Setup of v6:
==> flow/design.v <==
`timescale 1ns / 1ps
module rotr
    #(parameter BW = 64)
    (
        input [BW - 1:0] val,     
        input [5:0] n_1,          
        input [5:0] n_2,          
        output [BW - 1:0] out
    );
    assign out = ((val >> n_1) | (val << (BW - n_1))) ^ ((val >> n_2) | (val << (BW - n_2)));
endmodule
`timescale 1ns / 1ps
module round_counter (
    input clk,               
    input load,              
    input inc,               
    output reg [3:0] dout,   
    output reg done          
);
    always @(posedge clk) begin
        if (load) begin
            dout <= 0;        
            done <= 0;
        end
        else if (inc && !done) begin
            dout <= dout + 1;        
            if (dout == 4'd11)       
                done <= 1;
        end
    end
endmodule
`timescale 1ns / 1ps
module ascon_p_serial_multiround     
     #(parameter BW = 64) (
         input clk,
         input rstn,
         input en,                        
         input en_inc,                    
         input [2:0] slice_idx,           
         input [BW-1:0] slice_in,         
         output reg [BW-1:0] slice_out,   
         output done                      
     );
    reg [BW-1:0] state [0:4];
    wire [3:0] round;
    wire [BW*5 - 1:0] next_state_w;
    always @(posedge clk or negedge rstn) begin
        if (!rstn) begin
            state[0] <= 0; state[1] <= 0; state[2] <= 0;
            state[3] <= 0; state[4] <= 0;
        end else if (en) begin
            state[slice_idx] <= slice_in;
        end 
        else if (en_inc && !done) begin
            {state[0], state[1], state[2], state[3], state[4]} <= next_state_w;
        end
    end
    wire [BW-1:0] s_rc0, s_rc1, s_rc2, s_rc3, s_rc4;
    wire [BW-1:0] s_p1_0, s_p1_1, s_p1_2, s_p1_3, s_p1_4;
    wire [BW-1:0] t0, t1, t2, t3, t4;
    wire [BW-1:0] s_p2_0, s_p2_1, s_p2_2, s_p2_3, s_p2_4;
    wire [BW-1:0] s_sub_0, s_sub_1, s_sub_2, s_sub_3, s_sub_4;
    wire [BW-1:0] s_q0, s_q1, s_q2, s_q3, s_q4;
    wire [BW-1:0] s_ld_0, s_ld_1, s_ld_2, s_ld_3, s_ld_4;
    assign s_rc0 = state[0];
    assign s_rc1 = state[1];
    assign s_rc2 = state[2] ^ {{56'd0}, (8'd240 - 8'd15 * round)};  
    assign s_rc3 = state[3];
    assign s_rc4 = state[4];
    assign s_p1_0 = s_rc0 ^ s_rc4;
    assign s_p1_4 = s_rc4 ^ s_rc3;
    assign s_p1_2 = s_rc2 ^ s_rc1;
    assign s_p1_1 = s_rc1;
    assign s_p1_3 = s_rc3;
    assign t0 = (~s_p1_0) & s_p1_1;
    assign t1 = (~s_p1_1) & s_p1_2;
    assign t2 = (~s_p1_2) & s_p1_3;
    assign t3 = (~s_p1_3) & s_p1_4;
    assign t4 = (~s_p1_4) & s_p1_0;
    assign s_p2_0 = s_p1_0 ^ t1;
    assign s_p2_1 = s_p1_1 ^ t2;
    assign s_p2_2 = s_p1_2 ^ t3;
    assign s_p2_3 = s_p1_3 ^ t4;
    assign s_p2_4 = s_p1_4 ^ t0;
    assign s_sub_1 = s_p2_1 ^ s_p2_0;
    assign s_sub_0 = s_p2_0 ^ s_p2_4;
    assign s_sub_3 = s_p2_3 ^ s_p2_2;
    assign s_sub_2 = s_p2_2 ^ {BW{1'b1}};
    assign s_sub_4 = s_p2_4;
    assign s_ld_0 = s_sub_0 ^ s_q0;
    assign s_ld_1 = s_sub_1 ^ s_q1;
    assign s_ld_2 = s_sub_2 ^ s_q2;
    assign s_ld_3 = s_sub_3 ^ s_q3;
    assign s_ld_4 = s_sub_4 ^ s_q4;
    assign next_state_w = {s_ld_0, s_ld_1, s_ld_2, s_ld_3, s_ld_4};
    reg [BW-1:0] tmp_out;
    always @(*) begin
        case (slice_idx)
            3'd0: tmp_out = state[0];
            3'd1: tmp_out = state[1];
            3'd2: tmp_out = state[2];
            3'd3: tmp_out = state[3];
            3'd4: tmp_out = state[4];
            default: tmp_out = 0;
        endcase
    end
    always @(posedge clk or negedge rstn) begin
        if (!rstn)
            slice_out <= 'd0;
        else 
            slice_out <= tmp_out;
    end
    round_counter round_ctr (
        .clk(clk),
        .load(!rstn || en),    
        .inc(en_inc),
        .dout(round),
        .done(done)
    );
    rotr ROT0(.val(s_sub_0), .n_1(19), .n_2(28), .out(s_q0));
    rotr ROT1(.val(s_sub_1), .n_1(61), .n_2(39), .out(s_q1));
    rotr ROT2(.val(s_sub_2), .n_1(1),  .n_2(6),  .out(s_q2));
    rotr ROT3(.val(s_sub_3), .n_1(10), .n_2(17), .out(s_q3));
    rotr ROT4(.val(s_sub_4), .n_1(7),  .n_2(41), .out(s_q4));
endmodule
clock: 1.6 ns
lec_check: 0
abc_area: 1
cap_margin: 20
core_margin: 2
core_utilization: 65
cts_cluster_diameter: 351
cts_cluster_size: 96
place_density: 0.4
slew_margin: 20
tns_end_percent: 10
run.sh (not shown) runs the stock make flow with config.mk's settings and CLKGATE_MAP_FILE=.
In the summary table, v6 is marked failed, with error GRT-0116 raised in global routing.
## Diff of input files: v7 against v6
==> flow/config.mk <==
export PLATFORM = sky130hd
export DESIGN_NAME = ascon_p_serial_multiround
export DESIGN_NICKNAME = ascon_p_serial_multiround
export VERILOG_FILES = /design/flow/design.v
export SDC_FILE = /design/flow/constraint.sdc
export NUM_CORES = 4
export LEC_CHECK = 0
export CAP_MARGIN = 20
export CORE_MARGIN = 2
export CORE_UTILIZATION = 71
export SLEW_MARGIN = 20
==> flow/constraint.sdc <==
create_clock -name core_clock -period 4.59 [get_ports {clk}]
set_input_delay 0.9180 -clock core_clock [delete_from_list [all_inputs] [get_ports {clk}]]
set_output_delay 0.9180 -clock core_clock [all_outputs]
set_load 0.01 [all_outputs]
[summary]
v7 closes out successfully: all stages finished, all timing, DRC and antenna checks passed.
v7 vs v6 — hold-fix buffer count after cts dropped 1.
v7 against v6; total cell area reported by yosys after synthesis is down by a little under 10%.
Relative to v6, distinct cell type count of the synthesized netlist decreased by 2 in v7.
Going from v6 to v7, cell area after synthesis shrinks by 9.4%.
In the flow results for v6 and v7, the area fraction in mux cells is larger on v7.
v7: die extent in y is about 9% lower than what v6 reported.
On number of instances in the synthesized netlist: v7 sits below v6.
